v14:
// main
module main(clk, rst, mem_rdata, mem_addr, mem_wdata, mem_we);
For scale: roughly 1200 cells after synthesis, roughly 140 flip-flops, roughly 35 I/O pins, roughly 9400 sq um of cells after synthesis.
export LEC_CHECK = 0
export CAP_MARGIN = 0
export CELL_PAD_IN_SITES_GLOBAL_PLACEMENT = 0
export CORE_MARGIN = 2
export CORE_UTILIZATION = 72
export CTS_CLUSTER_DIAMETER = 93
export HOLD_SLACK_MARGIN = -0.09
export MAX_ROUTING_LAYER = met5
export SETUP_SLACK_MARGIN = 0.3
export SLEW_MARGIN = 20
export TNS_END_PERCENT = 85
create_clock -name core_clock -period 5.29 [get_ports {clk}]
run.sh (not shown) runs the stock make flow with config.mk's settings and CLKGATE_MAP_FILE=.
v14: flow complete, layout not clean; failing: setup timing
What v2 does differently from v14 at the input level:
# v14
export LEC_CHECK = 0
export CAP_MARGIN = 0
export CELL_PAD_IN_SITES_GLOBAL_PLACEMENT = 0
export CORE_MARGIN = 2
export CORE_UTILIZATION = 72
export CTS_CLUSTER_DIAMETER = 93
export HOLD_SLACK_MARGIN = -0.09
export MAX_ROUTING_LAYER = met5
export SETUP_SLACK_MARGIN = 0.3
export SLEW_MARGIN = 20
export TNS_END_PERCENT = 85
create_clock -name core_clock -period 5.29 [get_ports {clk}]
# v2
export LEC_CHECK = 0
export CAP_MARGIN = 20
export CORE_MARGIN = 2
export CORE_UTILIZATION = 40
export SLEW_MARGIN = 20
create_clock -name core_clock -period 5.48 [get_ports {clk}]
--- outcome ---
v2 finished every step from synthesis to the final layout, and the layout passed the timing, DRC and antenna checks.
Delta (v2 minus v14): clock network latency to the later pin of the worst-skew pair fell by 0.03 ns; growth of design area from synthesis to finish rose by 4.0 points; first-iteration DRC count decreased about 70%.
Between v2 and v14, clock tree buffer count of the final layout is higher for v14, v2 comes in under that.
The endpoint of the worst setup timing path comes out mem_addr[6] in one run and mem_addr[1] in the other, namely in v2 and v14 respectively.
v2 vs. v14: switching power went down by 11%.
v2 vs v14, launch point of the worst path: CTRL.current_state[13]$_DFF_P_ vs CTRL.current_state[5]$_DFF_P_
Lower placement row count goes to v14 over v2.
Going from v14 to v2, height of the die +39 um; number of global-route vias before repair dropped 1682; worst stage delay on the critical path lower.
The inputs of v18 differ from those of v2 as listed below.
# v2
export LEC_CHECK = 0
export CAP_MARGIN = 20
export CORE_MARGIN = 2
export CORE_UTILIZATION = 40
export SLEW_MARGIN = 20
create_clock -name core_clock -period 5.48 [get_ports {clk}]
# v18
export LEC_CHECK = 0
export CAP_MARGIN = 20
export CORE_MARGIN = 2
export CORE_UTILIZATION = 64
export SETUP_SLACK_MARGIN = 0.94
export SLEW_MARGIN = 20
create_clock -name core_clock -period 3.76 [get_ports {clk}]
Notes after the runs:
- In the summary table, v18 is marked failed, with error GRT-0116 raised in global routing.
- Changes observed in v18 relative to v2: row count dropped 12; area enclosed by the die boundary decreased by about 37% relative to the old numbers.
- Re yosys-reported design area after synthesis: no difference whatsoever between v2 and v18.
- Re area fraction in and, or, nand and nor cells after synthesis: no difference whatsoever between v2 and v18.
- Floorplan utilization in v18 vs v2: up 25 points
- v18 ended with less pre-CTS setup slack than v2.
Inputs modified between v18 and v49:
# v18
export LEC_CHECK = 0
export CAP_MARGIN = 20
export CORE_MARGIN = 2
export CORE_UTILIZATION = 64
export SETUP_SLACK_MARGIN = 0.94
export SLEW_MARGIN = 20
create_clock -name core_clock -period 3.76 [get_ports {clk}]
# v49
export LEC_CHECK = 0
export CAP_MARGIN = 20
export CORE_MARGIN = 2
export CORE_UTILIZATION = 56
export SETUP_SLACK_MARGIN = -0.27
export SLEW_MARGIN = 20
create_clock -name core_clock -period 3.76 [get_ports {clk}]
Findings:
- To summarise v49: no stage aborted, but the layout did not pass its checks, failing on setup timing.
- Higher chip height was reported by v49, not v18.
- v49 -> v18: total cell area reported by yosys after synthesis delta 0, exact match
- The width of the chip in v18 is 0.937 times that in v49.
- When v49 is measured against v18, its number of cell rows turns out 6.8% higher.
- Between v49 and v18, the post-CTS resize count is higher for v18.
- Post-CTS setup buffer count sits lower in v49 than in v18.
- The hold buffer count at cts of v49 and that of v18 are within noise of each other.
- v49 and v18 ended up with roughly the same synthesized cell count.
- Looking only at die area, and setting everything else aside, the lower value of v49 and v18 goes to v18.
- Re mux contribution to synthesized area: no difference whatsoever between v49 and v18.
Input-level comparison between v56 and v49:
# v49
export LEC_CHECK = 0
export CAP_MARGIN = 20
export CORE_MARGIN = 2
export CORE_UTILIZATION = 56
export SETUP_SLACK_MARGIN = -0.27
export SLEW_MARGIN = 20
create_clock -name core_clock -period 3.76 [get_ports {clk}]
# v56
export LEC_CHECK = 0
export ABC_AREA = 1
export CAP_MARGIN = 20
export CORE_MARGIN = 2
export CORE_UTILIZATION = 40
export SETUP_SLACK_MARGIN = 1.48
export SLEW_MARGIN = 20
create_clock -name core_clock -period 5.5 [get_ports {clk}]
Findings:
v56: PASS, flow complete, no timing, DRC or antenna violations
v49 -> stages 100% | layout checks FAIL | setup timing
Summary: maximum ir drop on the vdd rail, v56 better than v49
v56 vs v49: synthesized cell count up
Average size of a mapped cell: v56 vs v49 down 21%
Number of nets in the final layout (v49 / v56): 0.917
Taking v49 as the reference, in v56 area of all placed cells without fillers now sits lower; register-to-register setup slack shows an increase of 1.06 ns; fraction of the cycle the final worst path needs lost 44 points.
No activity file was given, so power comes from the tool's default toggle rates.
